== job 104 ==
Design mult32x32_fast, start of the top module:
module mult32x32_fast (
    input logic clk,             
    input logic reset,           
    input logic start,           
    input logic [31:0] a,        
    input logic [31:0] b,        
    output logic busy,           
    output logic [63:0] product  
);
For scale: roughly 1400 cells after synthesis, ~130 I/O pins.
clock: 8.22 ns
lec_check: 0
cap_margin: 20
core_margin: 2
core_utilization: 72
cts_cluster_diameter: 371
cts_cluster_size: 98
slew_margin: 20
run.sh (not shown) runs the stock make flow with config.mk's settings and CLKGATE_MAP_FILE=.
Stage in which a tool error killed job 104: detailed placement.
diff inputs: job 104 => job 102
- ABC_AREA now 1, previously not set
- PLACE_DENSITY now 0.39, previously not set
- SETUP_SLACK_MARGIN now 0.78, previously not set
--- outcome ---
- Job 102 vs job 104 — horizontal die dimension climbed by a few percent
- Relative to job 104, the fraction of synthesized area in multiplexers of job 102 is lower by 1.4 points.
- Job 104 -> job 102: area inside the core boundary increased by more than 10%
- Comparing job 102 and job 104, the higher net count of the mapped netlist was measured on job 102.
- Looking at synthesized cell count, job 102 sits about 46% above job 104.
- The runs compared here, job 102 and job 104, all ended either early or with open violations.
- Job 102 did not finish; a tool error ended it in clock tree synthesis.
- When job 102 is set beside job 104, its synthesized-area fraction occupied by xor and xnor cells turns out to be 4.9 points smaller.
- Between job 104 and job 102, the flow reports total standard cell area after synthesis increasing by more than 10%.
- Compared with job 104, in job 102 die size rose 2200 µm²; yosys stat cell total +650.

---

Setup of v16:
mult32x32_fast again, from the RTL that the note above started with.
Settings: LEC_CHECK=0, CAP_MARGIN=20, CORE_MARGIN=2, CORE_UTILIZATION=57, HOLD_SLACK_MARGIN=0.26, PLACE_DENSITY_LB_ADDON=0.02, SETUP_SLACK_MARGIN=1.32, SLEW_MARGIN=20; clock period 5.1 ns.
Status(v16) = ERROR, stage = global routing
Inputs modified between v16 and v39:
# v16
export LEC_CHECK = 0
export CAP_MARGIN = 20
export CORE_MARGIN = 2
export CORE_UTILIZATION = 57
export HOLD_SLACK_MARGIN = 0.26
export PLACE_DENSITY_LB_ADDON = 0.02
export SETUP_SLACK_MARGIN = 1.32
export SLEW_MARGIN = 20
create_clock -name core_clock -period 5.1 [get_ports {clk}]
# v39
export LEC_CHECK = 0
export CAP_MARGIN = 20
export CORE_MARGIN = 2
export CORE_UTILIZATION = 61
export CTS_CLUSTER_SIZE = 60
export HOLD_SLACK_MARGIN = 0.26
export PLACE_DENSITY_LB_ADDON = 0.02
export SETUP_SLACK_MARGIN = 2.18
export SLEW_MARGIN = 20
export TNS_END_PERCENT = 5
create_clock -name core_clock -period 7.42 [get_ports {clk}]
Notes after the runs:
v39: it failed during global routing, and the tool reported GRT-0116. v16 did not finish; a tool error ended it in global routing. Last weighted congestion value of the routability-driven placer on v39 is down relative to v16. Reported for v16 and v39, number of CTS-inserted buffers turned out identical to the last digit. Summary of the comparison: post-placement worst setup slack is higher in v39, relative to v16. Floorplan check, v39 vs v16: die outline smaller in v39.
What v54 does differently from v39 at the input level:
# v39
export LEC_CHECK = 0
export CAP_MARGIN = 20
export CORE_MARGIN = 2
export CORE_UTILIZATION = 61
export CTS_CLUSTER_SIZE = 60
export HOLD_SLACK_MARGIN = 0.26
export PLACE_DENSITY_LB_ADDON = 0.02
export SETUP_SLACK_MARGIN = 2.18
export SLEW_MARGIN = 20
export TNS_END_PERCENT = 5
create_clock -name core_clock -period 7.42 [get_ports {clk}]
# v54
export LEC_CHECK = 0
export CAP_MARGIN = 20
export CORE_MARGIN = 2
export CORE_UTILIZATION = 20
export SLEW_MARGIN = 20
create_clock -name core_clock -period 12.2 [get_ports {clk}]
## What came out
Number of rows in the core area delta for v54 relative to v39: about 70% higher
As far as area of the synthesized netlist per yosys stat goes, v39 and v54 are indistinguishable; the numbers are identical.
Of v39 and v54, just one finished clean: v54.
For v39, the flow was terminated by a tool error in global routing and produced no final design.
Re I/O pin count: no difference whatsoever between v39 and v54.

---

Starting RTL as in the previous note.
==> flow/config.mk <==
export PLATFORM = sky130hd
export DESIGN_NAME = mult32x32_fast
export DESIGN_NICKNAME = mult32x32_fast
export VERILOG_FILES = /design/flow/design.v
export SDC_FILE = /design/flow/constraint.sdc
export NUM_CORES = 4
export LEC_CHECK = 0
export CAP_MARGIN = 20
export CORE_MARGIN = 2
export CORE_UTILIZATION = 70
export CTS_CLUSTER_SIZE = 39
export HOLD_SLACK_MARGIN = -0.08
export PLACE_DENSITY = 0.67
export SETUP_SLACK_MARGIN = -0.8
export SLEW_MARGIN = 20
==> flow/constraint.sdc <==
create_clock -name core_clock -period 9.44 [get_ports {clk}]
set_input_delay 1.8880 -clock core_clock [delete_from_list [all_inputs] [get_ports {clk}]]
set_output_delay 1.8880 -clock core_clock [all_outputs]
set_load 0.01 [all_outputs]
The starting point died in global routing with GRT-0232.
==> next run, changes <==
CORE_UTILIZATION = 57   (was 70)
CTS_CLUSTER_SIZE = unset   (was 39)
HOLD_SLACK_MARGIN = unset   (was -0.08)
PLACE_DENSITY = unset   (was 0.67)
SETUP_SLACK_MARGIN = unset   (was -0.8)
clock period = 5.18 ns   (was 9.44 ns; I/O delays follow)
What happened: The new run never finished: it broke off in global routing; synthesized area is unchanged; synthesized cell count does not change; die size increases by about a fifth.
==> next run, changes <==
CORE_UTILIZATION = 58   (was 57)
SETUP_SLACK_MARGIN = 1.34   (was unset)
TNS_END_PERCENT = 5   (was unset)
clock period = 5.15 ns   (was 5.18 ns; I/O delays follow)
=> The changed run did not get past global routing (GRT-0232). Die area drops slightly. Synthesized area stays the same. Synthesized cell count is unchanged.
==> next run, changes <==
SETUP_SLACK_MARGIN = unset   (was 1.34)
TNS_END_PERCENT = unset   (was 5)
clock period = 5.18 ns   (was 5.15 ns; I/O delays follow)
Effect: The changed run never finished: it broke off in global routing (GRT-0232); synthesized area does not change; die area does not change; synthesized cell count stays the same.
==> next run, changes <==
SETUP_SLACK_MARGIN = 1.24   (was unset)
=> The new run died in global routing, error GRT-0116. Synthesized cell count does not change. Die area does not change. Area after synthesis stays the same.
==> next run, changes <==
CORE_UTILIZATION = 68   (was 58)
CTS_CLUSTER_SIZE = 31   (was unset)
MAX_ROUTING_LAYER = met4   (was unset)
SETUP_SLACK_MARGIN = unset   (was 1.24)
clock period = 8.48 ns   (was 5.18 ns; I/O delays follow)
Now the flow stopped in clock tree synthesis on DPL-0038.
Synthesized area is unchanged.
Synthesized cell count does not change.
Die size came out lower by about a fifth.

---

Starting RTL as in the previous note.
export LEC_CHECK = 0
export ABC_AREA = 1
export CAP_MARGIN = 35
export CELL_PAD_IN_SITES_GLOBAL_PLACEMENT = 1
export CORE_ASPECT_RATIO = 1.05
export CORE_MARGIN = 3
export CORE_UTILIZATION = 29
export CTS_CLUSTER_SIZE = 92
export GPL_ROUTABILITY_DRIVEN = 0
export GPL_TIMING_DRIVEN = 0
export MAX_ROUTING_LAYER = met4
export SETUP_SLACK_MARGIN = 1.34
export SLEW_MARGIN = 20
create_clock -name core_clock -period 8.2 [get_ports {clk}]
Rerun with:
Settings changed: ABC_AREA 1 to 0, GPL_ROUTABILITY_DRIVEN 0 to 1, HOLD_SLACK_MARGIN from default to 0.14.
=> With this change the flow completed and failed the layout checks on negative setup slack; first-iteration DRC count shrinks by 4.5%; routed wire length shrinks by 23%; worst setup slack gets worse by 1.3 ns.
Rerun with:
Settings changed: ABC_AREA 0 to default, CAP_MARGIN 35 to 20, CELL_PAD_IN_SITES_GLOBAL_PLACEMENT 1 to default, CORE_ASPECT_RATIO 1.05 to default, CORE_MARGIN 3 to 2, CORE_UTILIZATION 29 to 69, CTS_CLUSTER_SIZE 92 to default, GPL_ROUTABILITY_DRIVEN 1 to default, GPL_TIMING_DRIVEN 0 to default, HOLD_SLACK_MARGIN 0.14 to default, MAX_ROUTING_LAYER met4 to default, SETUP_SLACK_MARGIN 1.34 to default.
Clock period 8.2 ns to 9.33 ns, I/O delays scaled along.
Effect:
- The changed run aborted during 5_1_grt (GRT-0116)
- synthesized cell count is unchanged
- die size fell by 58%
- synthesized area does not change
Rerun with:
Settings changed: CORE_UTILIZATION 69 to 55.
Clock period 9.33 ns to 5.15 ns, I/O delays scaled along.
The new run died in 5_1_grt.
Area after synthesis does not change.
Synthesized cell count does not change.
Die area climbs by a quarter to a third.
Rerun with:
Settings changed: CORE_UTILIZATION 55 to 57, SETUP_SLACK_MARGIN from default to -0.82.
Clock period 5.15 ns to 8.26 ns, I/O delays scaled along.
=> Now the flow reached the layout checks and failed them: negative setup slack. Synthesized cell count stays the same. Area after synthesis stays the same. Die size went down by 3.4%.
Rerun with:
Settings changed: CORE_UTILIZATION 57 to 40, SETUP_SLACK_MARGIN -0.82 to default.
Clock period 8.26 ns to 9.5 ns, I/O delays scaled along.
=> The changed run completed with no timing, DRC or antenna violations. Count of clock-buffer cells in the layout grows by 1. Worst setup slack is better by 1.5 ns. Synthesized cell count stays the same. Critical path depth shrinks by 1. Global-route usage shrinks by 13 points. Die area grows by 41%. Cell count grows by 1.9%. Wire length shrinks by 15%. Via count shrinks by 11%.

---

## run 1
Starting RTL as in the previous note.
==> flow/design.v (excerpt) <==
module mult32x32_fast (
    input logic clk,             
    input logic reset,           
    input logic start,           
    input logic [31:0] a,        
    input logic [31:0] b,        
    output logic busy,           
    output logic [63:0] product  
);
    logic [1:0] a_sel;
    logic b_sel;
    logic [2:0] shift_sel;
    logic upd_prod;
    logic clr_prod;
    logic a_msb_is_0;
    logic b_msw_is_0;
    mult32x32_fast_fsm f_fsm_m(
        .clk(clk),
        .reset(reset),
        .start(start),
        .busy(busy),
        .a_sel(a_sel),
        .b_sel(b_sel),
        .shift_sel(shift_sel),
        .upd_prod(upd_prod),
        .clr_prod(clr_prod),
        .a_msb_is_0(a_msb_is_0),
        .b_msw_is_0(b_msw_is_0)
    );
    mult32x32_fast_arith f_arith_m(
        .clk(clk),
        .reset(reset),
        .a(a),
        .b(b),
        .a_sel(a_sel),
        .b_sel(b_sel),
        .shift_sel(shift_sel),
        .upd_prod(upd_prod),
        .clr_prod(clr_prod),
        .a_msb_is_0(a_msb_is_0),
        .b_msw_is_0(b_msw_is_0),
        .product(product)
    );
endmodule
Settings: LEC_CHECK=0, CAP_MARGIN=20, CORE_ASPECT_RATIO=1.27, CORE_MARGIN=2, CORE_UTILIZATION=40, MAX_ROUTING_LAYER=met4, SLEW_MARGIN=20; clock period 11.0 ns.
Run 1: PASS, flow complete, no timing, DRC or antenna violations
> inputs changed (run 1 -> run 2)
Settings: CORE_ASPECT_RATIO no longer set, was 1.27; CORE_UTILIZATION now 72, was 40; PLACE_DENSITY now 0.41, previously not set; ABC_AREA now 1, previously not set; MAX_ROUTING_LAYER no longer set, was met4; the clock period (ns, I/O delays scaled along) now 8.22, was 11.0.
==> comparison <==
Run 2 against run 1: post-placement cell count now sits higher; core footprint now sits lower; count of mapped cells out of synthesis now sits higher. Changes observed in run 2 relative to run 1: die size now sits lower, post-CTS resize count now sits higher, setup fix buffers added after clock tree synthesis now sits higher. Of run 1 and run 2, just one finished clean: run 1. Run 2 did not run to completion, as it errored out during 5_1_grt.
Input changes introduced in run 3 (baseline for comparison: run 2):
Settings: SETUP_SLACK_MARGIN now -0.49, previously not set; PLACE_DENSITY no longer set, was 0.41; CORE_UTILIZATION now 58, was 72; ABC_AREA no longer set, was 1; the clock period (ns, I/O delays scaled along) now 8.6, was 8.22.
Notes after the runs:
Run 3 had finished all stages when the layout checks came back failing, citing setup timing.
Between run 3 and run 2, it is run 3 whose yosys synthesis chip area is lower, by 12%.
[run 3 vs run 2] average cell area after synthesis: higher in run 3
Of run 3 and run 2, run 3 shows the higher post-synthesis sequential area ratio, with run 2 below it.
Taking run 2 as the reference point, the synthesized cell count of run 3 falls by about 30%.
The lower fraction of synthesized area in multiplexers of run 3 and run 2 is in run 2.
Run 2 -> run 3: placed cell count decreased by more than 10%
Post-CTS setup repair buffer count (higher): run 3
The inputs of run 4 differ from those of run 3 as listed below.
Settings: changing SETUP_SLACK_MARGIN from -0.49 to 2.06; changing the clock period (ns, I/O delays scaled along) from 8.6 to 8.24.
==> comparison <==
- Seen in the log of run 4: GRT-0232 during 5_1_grt, after which the run never completed.
- Diff run 4..run 3 | cell area after synthesis | unchanged
- Total placed instance area of run 4 exceeds that of run 3 by a few percent.
- From run 4 to run 3, area fraction in xor and xnor cells did not move at all.
- Comparing run 4 and run 3, the higher routability-driven placement congestion ratio was measured on run 3.
- On number of cells in the design after placement: run 4 sits above run 3.

---

mult32x32_fast again, from the RTL that the note above started with.
==> flow/design.v (excerpt) <==
module mult32x32_fast (
    input logic clk,             
    input logic reset,           
    input logic start,           
    input logic [31:0] a,        
    input logic [31:0] b,        
    output logic busy,           
    output logic [63:0] product  
);
==> flow/config.mk <==
export PLATFORM = sky130hd
export DESIGN_NAME = mult32x32_fast
export DESIGN_NICKNAME = mult32x32_fast
export VERILOG_FILES = /design/flow/design.v
export SDC_FILE = /design/flow/constraint.sdc
export NUM_CORES = 4
export LEC_CHECK = 0
export CAP_MARGIN = 5
export CELL_PAD_IN_SITES_GLOBAL_PLACEMENT = 2
export CORE_ASPECT_RATIO = 0.6
export CORE_MARGIN = 9
export CORE_UTILIZATION = 24
export CTS_CLUSTER_DIAMETER = 283
export CTS_CLUSTER_SIZE = 16
export GPL_ROUTABILITY_DRIVEN = 0
export GPL_TIMING_DRIVEN = 1
export HOLD_SLACK_MARGIN = 0.03
export MAX_ROUTING_LAYER = met4
export MIN_ROUTING_LAYER = met1
export PLACE_DENSITY_LB_ADDON = 0.13
export SLEW_MARGIN = 20
export TNS_END_PERCENT = 25
==> flow/constraint.sdc <==
create_clock -name core_clock -period 11.8 [get_ports {clk}]
set_input_delay 2.3600 -clock core_clock [delete_from_list [all_inputs] [get_ports {clk}]]
set_output_delay 2.3600 -clock core_clock [all_outputs]
set_load 0.01 [all_outputs]
Next try:
==> flow/config.mk (replaced) <==
export PLATFORM = sky130hd
export DESIGN_NAME = mult32x32_fast
export DESIGN_NICKNAME = mult32x32_fast
export VERILOG_FILES = /design/flow/design.v
export SDC_FILE = /design/flow/constraint.sdc
export NUM_CORES = 4
export LEC_CHECK = 0
export CAP_MARGIN = 15
export CORE_ASPECT_RATIO = 1.63
export CORE_MARGIN = 2
export CORE_UTILIZATION = 40
export SLEW_MARGIN = 20
==> flow/constraint.sdc (replaced) <==
create_clock -name core_clock -period 9.5 [get_ports {clk}]
set_input_delay 1.9000 -clock core_clock [delete_from_list [all_inputs] [get_ports {clk}]]
set_output_delay 1.9000 -clock core_clock [all_outputs]
set_load 0.01 [all_outputs]
What happened: The changed run completed with no timing, DRC or antenna violations; setup slack loses 0.48 ns; clock-buffer cell count went down by 2; global-route usage grows by 12 points; final area went up by about a fifth.
Next try:
--- a/flow/config.mk
+++ b/flow/config.mk
@@ -8,3 +8,4 @@
-export CAP_MARGIN = 15
-export CORE_ASPECT_RATIO = 1.63
-export CORE_MARGIN = 2
+export ABC_AREA = 1
+export CAP_MARGIN = 20
+export CORE_ASPECT_RATIO = 1.54
+export CORE_MARGIN = 9
@@ -11,0 +13,4 @@
+export CTS_CLUSTER_DIAMETER = 379
+export CTS_CLUSTER_SIZE = 45
+export PLACE_DENSITY_LB_ADDON = 0.04
+export SETUP_SLACK_MARGIN = -0.5
@@ -12,0 +18 @@
+export TNS_END_PERCENT = 10
Result: Area after synthesis went up by 14%; die area went up by 32%; utilization went down by 9.7 points; register-to-register slack improves by 0.38 ns; hold slack improves by 0.021 ns; via count went up by 15%; global-route usage went down by 0.54 points.
Next try:
==> flow/config.mk (replaced) <==
export PLATFORM = sky130hd
export DESIGN_NAME = mult32x32_fast
export DESIGN_NICKNAME = mult32x32_fast
export VERILOG_FILES = /design/flow/design.v
export SDC_FILE = /design/flow/constraint.sdc
export NUM_CORES = 4
export LEC_CHECK = 0
export CAP_MARGIN = 20
export CORE_MARGIN = 2
export CORE_UTILIZATION = 40
export SLEW_MARGIN = 20
==> flow/constraint.sdc (replaced) <==
create_clock -name core_clock -period 9.33 [get_ports {clk}]
set_input_delay 1.8660 -clock core_clock [delete_from_list [all_inputs] [get_ports {clk}]]
set_output_delay 1.8660 -clock core_clock [all_outputs]
set_load 0.01 [all_outputs]
=> Design area increases by 8.9%; flip-flop count is unchanged; die size decreases by 24%; sequential share of layout area decreases by 0.95 points; via count decreases by 13%; hold slack loses 0.018 ns.
